// processor
module processor
  (
   input                        clk,
   input                        rst,
   input                        boot_done,
   output reg [11:0]            status_digits,
   output reg                   halted,
   output reg [16-1:0]  instr_ptr,
   input                        instr_valid,
   input [32-1:0]      cur_instr,
   output reg                   cache_wr_en,
   output reg [16-1:0]  cache_wr_addr,
   output reg [16-1:0]  cache_wr_data,
   input                        cache_wr_done,
   output reg                   cache_rd_en,
   output reg [16-1:0]  cache_rd_addr,
   input [16-1:0]       cache_rd_data,
   input                        cache_rd_done,
   input                        pixel_wr_done,
   output reg                   pixel_en,
   output reg [7:0]             pixel_rgb,
   output reg [7:0]             pixel_x,
   output reg [7:0]             pixel_y,
   input [16-1:0]       rnd,
   output reg                   ms_time_rst,
   input [16-1:0]       ms_time,
   input [142-1:0] buf_inputs
   );
make LEC_CHECK=0 ABC_AREA=1 CAP_MARGIN=10 CORE_MARGIN=4 CORE_UTILIZATION=40 CTS_CLUSTER_SIZE=18 GPL_ROUTABILITY_DRIVEN=1 HOLD_SLACK_MARGIN=-0.09 PLACE_DENSITY_LB_ADDON=0.04 SETUP_SLACK_MARGIN=-0.3 SLEW_MARGIN=0 TNS_END_PERCENT=75 finish   # period 8.86 ns
run.sh (not shown) runs the stock make flow with config.mk's settings and CLKGATE_MAP_FILE=.
The first run produced a clean layout.
==> next run, changes <==
==> flow/config.mk (replaced) <==
export PLATFORM = sky130hd
export DESIGN_NAME = processor
export DESIGN_NICKNAME = processor
export VERILOG_FILES = /design/flow/design.v
export SDC_FILE = /design/flow/constraint.sdc
export NUM_CORES = 4
export LEC_CHECK = 0
export CAP_MARGIN = 30
export CORE_ASPECT_RATIO = 1.03
export CORE_MARGIN = 7
export CORE_UTILIZATION = 33
export CTS_CLUSTER_DIAMETER = 25
export CTS_CLUSTER_SIZE = 33
export MAX_ROUTING_LAYER = met4
export PLACE_DENSITY_LB_ADDON = 0.28
export SLEW_MARGIN = 20
export TNS_END_PERCENT = 50
==> flow/constraint.sdc (replaced) <==
create_clock -name core_clock -period 12.3 [get_ports {clk}]
set_input_delay 2.4600 -clock core_clock [delete_from_list [all_inputs] [get_ports {clk}]]
set_output_delay 2.4600 -clock core_clock [all_outputs]
set_load 0.01 [all_outputs]
Outcome: The changed run completed without violations. Core utilization goes down by 4.8 points. Combinational power shrinks by 32%. Global-route usage is lower by 6.9 points. Power goes up by 4.0%. Clock-buffer cell count goes up by 122.


Starting RTL as in the previous note.
clock: 4.18 ns
lec_check: 0
cap_margin: 20
core_margin: 2
core_utilization: 58
place_density: 0.6
slew_margin: 20
The starting point finished but fails on negative setup slack.
Change:
CORE_UTILIZATION = 40   (was 58)
clock period = 7.52 ns   (was 4.18 ns; I/O delays follow)
What happened: The new run finished with timing, DRC and antenna clean; die area rose by 44%; wire length fell by 19%; cell count fell by 4.1%; power fell by about 50%; core utilization fell by 31 points; setup slack is better by 1.8 ns; count of clock-buffer cells in the layout rose by 11; design area fell by 11%.


Setup of rev 12:
processor again, from the RTL that the note above started with.
make LEC_CHECK=0 CAP_MARGIN=20 CORE_MARGIN=2 CORE_UTILIZATION=44 PLACE_DENSITY=0.6 SLEW_MARGIN=20 finish   # period 7.52 ns
Rev 12 ended with every stage complete and zero timing, DRC or antenna violations.
## Diff of input files: rev 13 against rev 12
- putting TNS_END_PERCENT at 5 where nothing was set
- putting ABC_AREA at 1 where nothing was set
- swapping 44 for 65 in CORE_UTILIZATION
- putting MAX_ROUTING_LAYER at met4 where nothing was set
- swapping 20 for 0 in SLEW_MARGIN
- putting CTS_CLUSTER_DIAMETER at 293 where nothing was set
- swapping 7.52 for 7.08 in the clock period (ns, I/O delays scaled along)
==> results <==
- In the metrics for rev 12 and rev 13, the one carrying the lower total power is rev 13.
- Rev 13 ran to completion and came out clean on the timing, design-rule and antenna checks.
- Between rev 12 and rev 13, combinational group share of total power is higher for rev 13, rev 12 comes in under that.
- Combined global-route utilization of all metal layers was higher in the run labelled rev 13.


processor again, from the RTL that the note above started with.
export LEC_CHECK = 0
export CAP_MARGIN = 20
export CORE_MARGIN = 2
export CORE_UTILIZATION = 48
export CTS_CLUSTER_SIZE = 98
export PLACE_DENSITY = 0.6
export SLEW_MARGIN = 20
create_clock -name core_clock -period 4.38 [get_ports {clk}]
The starting point completed, yet does not pass: negative setup slack.
Edit:
--- a/flow/config.mk
+++ b/flow/config.mk
@@ -8,0 +9 @@
+export CORE_ASPECT_RATIO = 0.76
@@ -10,3 +11,5 @@
-export CORE_UTILIZATION = 48
-export CTS_CLUSTER_SIZE = 98
-export PLACE_DENSITY = 0.6
+export CORE_UTILIZATION = 60
+export CTS_CLUSTER_SIZE = 55
+export MAX_ROUTING_LAYER = met4
+export PLACE_DENSITY_LB_ADDON = 0.03
+export SETUP_SLACK_MARGIN = 1.64
==> flow/constraint.sdc (replaced) <==
create_clock -name core_clock -period 7.6 [get_ports {clk}]
set_input_delay 1.5200 -clock core_clock [delete_from_list [all_inputs] [get_ports {clk}]]
set_output_delay 1.5200 -clock core_clock [all_outputs]
set_load 0.01 [all_outputs]
After rerunning: This time the run finished with timing, DRC and antenna clean. Area after synthesis stays the same. Power drops by well over a third. Final cell count drops by about a fifth.
Edit:
==> flow/config.mk (replaced) <==
export PLATFORM = sky130hd
export DESIGN_NAME = processor
export DESIGN_NICKNAME = processor
export VERILOG_FILES = /design/flow/design.v
export SDC_FILE = /design/flow/constraint.sdc
export NUM_CORES = 4
export LEC_CHECK = 0
export ABC_AREA = 0
export CAP_MARGIN = 30
export CELL_PAD_IN_SITES_DETAIL_PLACEMENT = 2
export CORE_MARGIN = 8
export CORE_UTILIZATION = 65
export CTS_CLUSTER_SIZE = 11
export GPL_ROUTABILITY_DRIVEN = 0
export GPL_TIMING_DRIVEN = 1
export HOLD_SLACK_MARGIN = 0.02
export MIN_ROUTING_LAYER = met1
export PLACE_DENSITY_LB_ADDON = 0.1
export SLEW_MARGIN = 20
export TNS_END_PERCENT = 40
==> flow/constraint.sdc (replaced) <==
create_clock -name core_clock -period 9.49 [get_ports {clk}]
set_input_delay 1.8980 -clock core_clock [delete_from_list [all_inputs] [get_ports {clk}]]
set_output_delay 1.8980 -clock core_clock [all_outputs]
set_load 0.01 [all_outputs]
Result:
- Now the flow never finished: it broke off in detailed placement (3_5_place_dp)
- synthesized cell count is unchanged
- synthesized area is unchanged
- die size goes up slightly
Edit:
==> flow/config.mk (replaced) <==
export PLATFORM = sky130hd
export DESIGN_NAME = processor
export DESIGN_NICKNAME = processor
export VERILOG_FILES = /design/flow/design.v
export SDC_FILE = /design/flow/constraint.sdc
export NUM_CORES = 4
export LEC_CHECK = 0
export CAP_MARGIN = 20
export CORE_MARGIN = 2
export CORE_UTILIZATION = 64
export CTS_CLUSTER_SIZE = 40
export PLACE_DENSITY = 0.6
export SLEW_MARGIN = 20
==> flow/constraint.sdc (replaced) <==
create_clock -name core_clock -period 5.22 [get_ports {clk}]
set_input_delay 1.0440 -clock core_clock [delete_from_list [all_inputs] [get_ports {clk}]]
set_output_delay 1.0440 -clock core_clock [all_outputs]
set_load 0.01 [all_outputs]
- The changed run stopped in global routing (5_1_grt), error GRT-0232
- synthesized area does not change
- die area decreases by about 8%
- synthesized cell count stays the same
No activity file was given, so power comes from the tool's default toggle rates.
